==> flow/design.v <==
`timescale 1ns/10ps
module MBF(CLK, RESET, IN_VALID, IN_DATA, X_DATA, Y_DATA, OUT_VALID);
input   CLK;
input   RESET;
input   IN_VALID;
input       [12:0]  IN_DATA;
output  reg [12:0]  X_DATA;
output  reg [12:0]  Y_DATA;
output  reg         OUT_VALID;
reg [5:0] data_cnt;
reg [12:0] s[0:10];
reg [12:0] in_data;
reg [33:0] y_h[0:11];
reg [33:0] y_l[0:11];
wire [17:0] H0, H1, H2, H3, H4, H5, H6, H7, H8, H9, H10, H11;
wire [17:0] L0, L1, L2, L3, L4, L5, L6, L7, L8, L9, L10, L11;
assign H0 = 18'd110592;
assign H1 = 18'd77824;
assign H2 = 18'd20480;
assign H3 = 18'd36864;
assign H4 = 18'd86016;
assign H5 = 18'd69632;
assign H6 = 18'd65536;
assign H7 = 18'd77824;
assign H8 = 18'd45056;
assign H9 = 18'd49152;
assign H10 = 18'd65536;
assign H11 = 18'd126976;
assign L0 = 18'd57344;
assign L1 = 18'd16384;
assign L2 = 18'd12288;
assign L3 = 18'd4096;
assign L4 = 18'd65536;
assign L5 = 18'd57344;
assign L6 = 18'd114688;
assign L7 = 18'd65536;
assign L8 = 18'd126976;
assign L9 = 18'd114688;
assign L10 = 18'd126976;
assign L11 = 18'd69632;
always@(posedge RESET or posedge CLK)
begin
    if (RESET) begin
        in_data <= 13'b0;
        s[0] <= 13'b0;
		s[1] <= 13'b0;
		s[2] <= 13'b0;
		s[3] <= 13'b0;
		s[4] <= 13'b0;
		s[5] <= 13'b0;	
		s[6] <= 13'b0;
		s[7] <= 13'b0;
		s[8] <= 13'b0;
		s[9] <= 13'b0;
		s[10] <= 13'b0;
 		y_h[0] <= 34'b0;
		y_h[1] <= 34'b0;
		y_h[2] <= 34'b0;
		y_h[3] <= 34'b0;
		y_h[4] <= 34'b0;
		y_h[5] <= 34'b0;	
		y_h[6] <= 34'b0;
		y_h[7] <= 34'b0;
		y_h[8] <= 34'b0;
		y_h[9] <= 34'b0;
		y_h[10] <= 34'b0;
		y_h[11] <= 34'b0;
		y_l[0] <= 34'b0;
		y_l[1] <= 34'b0;
		y_l[2] <= 34'b0;
		y_l[3] <= 34'b0;
		y_l[4] <= 34'b0;
		y_l[5] <= 34'b0;	
		y_l[6] <= 34'b0;
		y_l[7] <= 34'b0;
		y_l[8] <= 34'b0;
		y_l[9] <= 34'b0;
		y_l[10] <= 34'b0;
		y_l[11] <= 34'b0;
    end else begin
        in_data <= (IN_VALID) ? IN_DATA : 13'b0;
		s[0] <= in_data;
		s[1] <= s[0];
		s[2] <= s[1];
		s[3] <= s[2];
		s[4] <= s[3];
		s[5] <= s[4];
		s[6] <= s[5];
		s[7] <= s[6];
		s[8] <= s[7];
		s[9] <= s[8];
		s[10] <= s[9];
		y_h[0] <= H0 * in_data;
		y_h[1] <= H1 * s[0];
        y_h[2] <= H2 * s[1];
        y_h[3] <= H3 * s[2];
        y_h[4] <= H4 * s[3];
        y_h[5] <= H5 * s[4];
        y_h[6] <= H6 * s[5];
        y_h[7] <= H7 * s[6];
        y_h[8] <= H8 * s[7];
        y_h[9] <= H9 * s[8];
        y_h[10] <= H10 * s[9];
        y_h[11] <= H11 * s[10];
		y_l[0] <= L0 * in_data;
		y_l[1] <= L1 * s[0];
        y_l[2] <= L2 * s[1];
        y_l[3] <= L3 * s[2];
        y_l[4] <= L4 * s[3];
        y_l[5] <= L5 * s[4];
        y_l[6] <= L6 * s[5];
        y_l[7] <= L7 * s[6];
        y_l[8] <= L8 * s[7];
        y_l[9] <= L9 * s[8];
        y_l[10] <= L10 * s[9];
        y_l[11] <= L11 * s[10];
    end
end
reg [12:0] fk_x;
reg [12:0] fk_y;
always @ (posedge RESET or posedge CLK)
begin
	if (RESET) begin
		X_DATA <= 13'b0;
		Y_DATA <= 13'b0;
		fk_x <= 13'b0;
		fk_y <= 13'b0;
		OUT_VALID <= 1'b0;
	end else begin
		fk_y <= (((y_h[0] + y_h[1] + y_h[2] + y_h[3] + y_h[4] + y_h[5] + y_h[6] + y_h[7] + y_h[8] + y_h[9] + y_h[10] + y_h[11]) >> 20) & 14'd1) ? 
				(((y_h[0] + y_h[1] + y_h[2] + y_h[3] + y_h[4] + y_h[5] + y_h[6] + y_h[7] + y_h[8] + y_h[9] + y_h[10] + y_h[11]) >> 20) + 1'b1) >> 1 :
				((y_h[0] + y_h[1] + y_h[2] + y_h[3] + y_h[4] + y_h[5] + y_h[6] + y_h[7] + y_h[8] + y_h[9] + y_h[10] + y_h[11]) >> 21);
		fk_x <= (((y_l[0] + y_l[1] + y_l[2] + y_l[3] + y_l[4] + y_l[5] + y_l[6] + y_l[7] + y_l[8] + y_l[9] + y_l[10] + y_l[11]) >> 20) & 14'd1) ? 
				(((y_l[0] + y_l[1] + y_l[2] + y_l[3] + y_l[4] + y_l[5] + y_l[6] + y_l[7] + y_l[8] + y_l[9] + y_l[10] + y_l[11]) >> 20) + 1'b1) >> 1 :
				((y_l[0] + y_l[1] + y_l[2] + y_l[3] + y_l[4] + y_l[5] + y_l[6] + y_l[7] + y_l[8] + y_l[9] + y_l[10] + y_l[11]) >> 21);
		X_DATA <= fk_x;
		Y_DATA <= fk_y;
		OUT_VALID <= (fk_x) ? 1'b1 : 1'b0;
	end
end
endmodule
==> flow/config.mk <==
export PLATFORM = sky130hd
export DESIGN_NAME = MBF
export DESIGN_NICKNAME = MBF
export VERILOG_FILES = /design/flow/design.v
export SDC_FILE = /design/flow/constraint.sdc
export NUM_CORES = 4
export LEC_CHECK = 0
export CAP_MARGIN = 20
export CELL_PAD_IN_SITES_DETAIL_PLACEMENT = 0
export CORE_ASPECT_RATIO = 1.85
export CORE_MARGIN = 2
export CORE_UTILIZATION = 65
export PLACE_DENSITY = 0.66
export SETUP_SLACK_MARGIN = 1.56
export SLEW_MARGIN = 20
==> flow/constraint.sdc <==
create_clock -name core_clock -period 7.53 [get_ports {CLK}]
set_input_delay 1.5060 -clock core_clock [delete_from_list [all_inputs] [get_ports {CLK}]]
set_output_delay 1.5060 -clock core_clock [all_outputs]
set_load 0.01 [all_outputs]
run.sh (not shown) runs the stock make flow with config.mk's settings and CLKGATE_MAP_FILE=.
Edit:
- CELL_PAD_IN_SITES_DETAIL_PLACEMENT: 0 -> not set
- CORE_ASPECT_RATIO: 1.85 -> not set
- CORE_UTILIZATION: 65 -> 58
- PLACE_DENSITY: 0.66 -> not set
- SETUP_SLACK_MARGIN: 1.56 -> not set
- TNS_END_PERCENT: not set -> 35
- clock period: 7.53 -> 5.86 ns (I/O delays scaled with it)
=>
- Now the flow finished with negative setup slack left
- design area rose by 2.5%
- sequential share of layout area shrinks by 0.84 points
- die area climbs by 12%
- hold slack barely changes
- worst setup slack degrades by 1700 ps
- utilization shrinks by 6.1 points
- clock-buffer cell count grows by 21
- wire length shrinks by 3.6%
- non-clock buffer count is higher by 104
- first-iteration DRC count grows by 24%
Edit:
- ABC_AREA: not set -> 1
- CORE_UTILIZATION: 58 -> 70
- CTS_CLUSTER_SIZE: not set -> 71
- TNS_END_PERCENT: 35 -> not set
- clock period: 5.86 -> 3.89 ns (I/O delays scaled with it)
The new run finished but fails on negative setup slack.
Final cell count increases by 10%.
Cell area climbs by 7.1%.
Sequential share of layout area went down by 1.8 points.
Die area came out lower by 14%.
Routed wire length increases by 24%.
Fmax climbs by 20%.
Register-to-register slack degrades by 940 ps.
Non-clock buffer count rises by 115.
Edit:
- ABC_AREA: 1 -> not set
- CORE_UTILIZATION: 70 -> 40
- CTS_CLUSTER_SIZE: 71 -> not set
- HOLD_SLACK_MARGIN: not set -> 0.15
- TNS_END_PERCENT: not set -> 45
- clock period: 3.89 -> 11.1 ns (I/O delays scaled with it)
Effect: Now the flow ran to the end with no violations. Worst hold slack hardly moves. Setup slack gets better by 5600 ps. Routed wire length went down by about 26%. Count of clock-buffer cells in the layout went up by 6. Final area went down by 9.9%. Clock skew went down by 10 ps.

* * *

## willow
// MBF: RTL as listed in full above, without the edits since
Settings: LEC_CHECK=0, ABC_AREA=1, CAP_MARGIN=20, CELL_PAD_IN_SITES_DETAIL_PLACEMENT=0, CORE_MARGIN=4, CORE_UTILIZATION=40, CTS_CLUSTER_DIAMETER=184, GPL_ROUTABILITY_DRIVEN=0, PLACE_DENSITY_LB_ADDON=0.02, SETUP_SLACK_MARGIN=1.62, SLEW_MARGIN=20; clock period 5.98 ns.
What harbor does differently from willow at the input level:
- ABC_AREA no longer set, was 1
- CORE_ASPECT_RATIO now 0.87, previously not set
- PLACE_DENSITY_LB_ADDON no longer set, was 0.02
- SETUP_SLACK_MARGIN now -0.45, was 1.62
- CORE_UTILIZATION now 70, was 40
- CTS_CLUSTER_DIAMETER no longer set, was 184
- GPL_ROUTABILITY_DRIVEN no longer set, was 0
- the clock period (ns, I/O delays scaled along) now 5.16, was 5.98
--- outcome ---
The layout from harbor, despite a flow that completed every stage, fails the layout checks, with the failing checks listed as negative setup slack.
Per the comparison of harbor with willow, total cell area reported by yosys after synthesis now sits lower; number of rows created at floorplan shows a reduction of 35; overall via count from detail_route went down; total length of routed met3 wires has increased.
Setup changes, harbor to fjord
- swapping 4 for 2 in CORE_MARGIN
- clearing SETUP_SLACK_MARGIN, which used to be -0.45
- swapping 70 for 40 in CORE_UTILIZATION
- clearing CELL_PAD_IN_SITES_DETAIL_PLACEMENT, which used to be 0
- clearing CORE_ASPECT_RATIO, which used to be 0.87
- swapping 5.16 for 6.72 in the clock period (ns, I/O delays scaled along)
Notes after the runs:
fjord | status: complete | timing, DRC, antenna: pass
Taking harbor as the reference, in fjord global-route usage went down by 15 points; floorplan die width went up by about 20%; clock skew was more or less identical; final-layout worst hold slack went up by 0.0068 ns; post-route minimum period went up by 0.11 ns.
Global-route wire length before repair ends up lower on fjord.
The lower layout overhead on the synthesized area of harbor and fjord is in fjord.
Delta (fjord minus harbor): final clock period utilization by the worst path moved down; number of sinks driven by the clock tree level; core utilization moved down; sequential share of layout area moved up.
The following lists how maple was set up differently from fjord:
- CORE_UTILIZATION now 72, was 40
- PLACE_DENSITY now 0.36, previously not set
- CTS_CLUSTER_DIAMETER now 400, previously not set
- TNS_END_PERCENT now 10, previously not set
- ABC_AREA now 1, previously not set
- the clock period (ns, I/O delays scaled along) now 3.91, was 6.72
Findings:
- Summary of fjord and maple: one run falls short of a clean finish, namely maple.
- Diff fjord -> maple: yosys stat chip area saw an increase; area of the multi-input gates saw an increase; tally of clock buffers in the finished layout saw a decrease; sequential share of layout area saw a decrease.
Edits applied to the flow inputs when going from maple to garnet:
- an added CORE_ASPECT_RATIO of 1.57
## What came out
Compared with maple, garnet improves final design instance area without fill.
| post-placement worst setup slack | lower: garnet |
garnet: post-route clock period utilization 2.0 points below maple
Number of instances resized during post-cts repair: garnet vs maple up 21
Against maple, garnet comes in 0.080 ns higher on worst path setup slack after routing.
Although garnet finished all stages, its layout failed final checks on negative setup slack.
Compared with maple, in garnet maximum number of pins on one net before global-route repair shows a reduction of 23; final cell count comparable; net count reported at finish about even.
In terms of overall via count from detail_route, garnet and maple differ only marginally.

* * *

Starts from the design.v that is shown in full above.
Settings: LEC_CHECK=0, ABC_AREA=1, CAP_MARGIN=20, CORE_MARGIN=2, CORE_UTILIZATION=72, CTS_CLUSTER_SIZE=98, SETUP_SLACK_MARGIN=0.62, SLEW_MARGIN=20, TNS_END_PERCENT=5; clock period 3.73 ns.
The first run finished but fails on setup timing.
Edit:
- ABC_AREA: 1 -> default
- CORE_UTILIZATION: 72 -> 67
- CTS_CLUSTER_SIZE: 98 -> default
- SETUP_SLACK_MARGIN: 0.62 -> default
- TNS_END_PERCENT: 5 -> default
- clock period: 3.73 -> 6.72 ns (I/O delays scaled with it)
Now the flow produced a clean layout. First-iteration DRC count is lower by 55%. Hold slack barely changes. Synthesized cell count is lower by 12%. Wire length is lower by 27%. Via count is lower by 23%. Register-to-register slack gains 1600 ps.
Edit:
- ABC_AREA: default -> 1
- CORE_UTILIZATION: 67 -> 72
- CTS_CLUSTER_SIZE: default -> 78
- clock period: 6.72 -> 3.97 ns (I/O delays scaled with it)
Result:
- This time the run finished with setup timing left
- routed wire length went up by 31%
- count of clock-buffer cells in the layout shrinks by 12
- worst setup slack degrades by 1400 ps
- final cell count rose by 15%
- die size is lower by 3.9%
- non-clock buffer count went up by 231
- synthesized area climbs by 3.3%
- register-to-register slack is worse by 1400 ps
- via count is higher by 26%
Edit:
- CTS_CLUSTER_SIZE: 78 -> 10
- SETUP_SLACK_MARGIN: default -> 1.07
- TNS_END_PERCENT: default -> 5
- clock period: 3.97 -> 3.73 ns (I/O delays scaled with it)
What happened:
- Now the flow completed and failed the layout checks on capacitance limit, setup timing
- global-route usage rose by 5.7 points
- die size is unchanged
- first-iteration DRC count rose by 140%
- synthesized cell count does not change
- setup slack got worse by 620 ps
- final area rose by 6.1%
- synthesized area does not change
- wire length rose by 47%
Edit:
- ABC_AREA: 1 -> default
- CORE_UTILIZATION: 72 -> 68
- CTS_CLUSTER_SIZE: 10 -> default
- SETUP_SLACK_MARGIN: 1.07 -> default
- TNS_END_PERCENT: 5 -> default
- clock period: 3.73 -> 5.68 ns (I/O delays scaled with it)
The changed run finished but fails on setup timing.
Die area grows by 2.5%.
Hold slack stays flat.
Final cell count shrinks by 10%.
Non-clock buffer count shrinks by 90.

* * *

// MBF: RTL as listed in full above, without the edits since
make LEC_CHECK=0 ABC_AREA=1 CAP_MARGIN=20 CORE_MARGIN=2 CORE_UTILIZATION=72 CTS_CLUSTER_SIZE=79 PLACE_DENSITY_LB_ADDON=0.04 SETUP_SLACK_MARGIN=-0.37 SLEW_MARGIN=20 finish   # period 3.86 ns
The starting point finished with setup timing left.
Then changed:
- CTS_CLUSTER_SIZE: 79 -> 77
- SETUP_SLACK_MARGIN: -0.37 -> -0.21
- clock period: 3.86 -> 3.77 ns (I/O delays scaled with it)
Outcome: The changed run finished with setup timing left. Final area came out higher by about 1.3%. Count of clock-buffer cells in the layout came out lower by 5. Core utilization came out higher by 1.1 points. Via count came out higher by 0.57%. Setup slack is worse by 0.028 ns. Global-route usage came out higher by 0.19 points. Synthesized cell count does not change.
Then changed:
- CTS_CLUSTER_DIAMETER: unset -> 400
- CTS_CLUSTER_SIZE: 77 -> unset
- PLACE_DENSITY_LB_ADDON: 0.04 -> unset
- SETUP_SLACK_MARGIN: -0.21 -> unset
- TNS_END_PERCENT: unset -> 10
- clock period: 3.77 -> 3.91 ns (I/O delays scaled with it)
After rerunning:
- The new run completed, yet does not pass: setup timing
- worst hold slack gets better by 0.0086 ns
- critical path depth grows by 6
- count of clock-buffer cells in the layout grows by 1
- first-iteration DRC count shrinks by 4.1%
- wire length shrinks by about 2.5%
Then changed:
- ABC_AREA: 1 -> unset
- CTS_CLUSTER_DIAMETER: 400 -> unset
- TNS_END_PERCENT: 10 -> unset
- clock period: 3.91 -> 5.74 ns (I/O delays scaled with it)
After rerunning: The changed run reached the layout checks and failed them: setup timing. Worst setup slack improves by 0.89 ns. First-iteration DRC count came out lower by 43%. Routed wire length goes down by 17%.
Then changed:
- ABC_AREA: unset -> 1
- CAP_MARGIN: 20 -> 5
- CTS_CLUSTER_SIZE: unset -> 71
- clock period: 5.74 -> 3.89 ns (I/O delays scaled with it)
The new run finished but fails on setup timing.
Fmax grows by about a fifth.
Via count grows by about a fifth.
Routed wire length grows by about a fifth.
Die size grows by a few percent.
Non-clock buffer count grows by 115.
Setup slack is worse by 1.0 ns.

* * *

Starts from the design.v that is shown in full above.
==> flow/config.mk <==
export PLATFORM = sky130hd
export DESIGN_NAME = MBF
export DESIGN_NICKNAME = MBF
export VERILOG_FILES = /design/flow/design.v
export SDC_FILE = /design/flow/constraint.sdc
export NUM_CORES = 4
export LEC_CHECK = 0
export CAP_MARGIN = 30
export CORE_MARGIN = 2
export CORE_UTILIZATION = 53
export CTS_CLUSTER_SIZE = 82
export GPL_TIMING_DRIVEN = 1
export MIN_ROUTING_LAYER = met2
export SETUP_SLACK_MARGIN = 1.04
export SLEW_MARGIN = 35
export TNS_END_PERCENT = 60
==> flow/constraint.sdc <==
create_clock -name core_clock -period 5.85 [get_ports {CLK}]
set_input_delay 1.1700 -clock core_clock [delete_from_list [all_inputs] [get_ports {CLK}]]
set_output_delay 1.1700 -clock core_clock [all_outputs]
set_load 0.01 [all_outputs]
The first run finished but failed the layout checks on DRC, setup timing.
==> next run, changes <==
- ABC_AREA: unset -> 1
- CAP_MARGIN: 30 -> 5
- CORE_UTILIZATION: 53 -> 72
- CTS_CLUSTER_SIZE: 82 -> 71
- GPL_TIMING_DRIVEN: 1 -> unset
- MIN_ROUTING_LAYER: met2 -> unset
- SETUP_SLACK_MARGIN: 1.04 -> -0.36
- SLEW_MARGIN: 35 -> 40
- TNS_END_PERCENT: 60 -> unset
- clock period: 5.85 -> 3.73 ns (I/O delays scaled with it)
- The changed run reached the layout checks and failed them: setup timing
- worst setup slack got worse by 1.1 ns
- synthesized area is higher by 3.3%
- wire length is higher by about 20%
- core utilization is higher by 24 points
- non-clock buffer count is higher by 112
- final area is higher by 4.9%
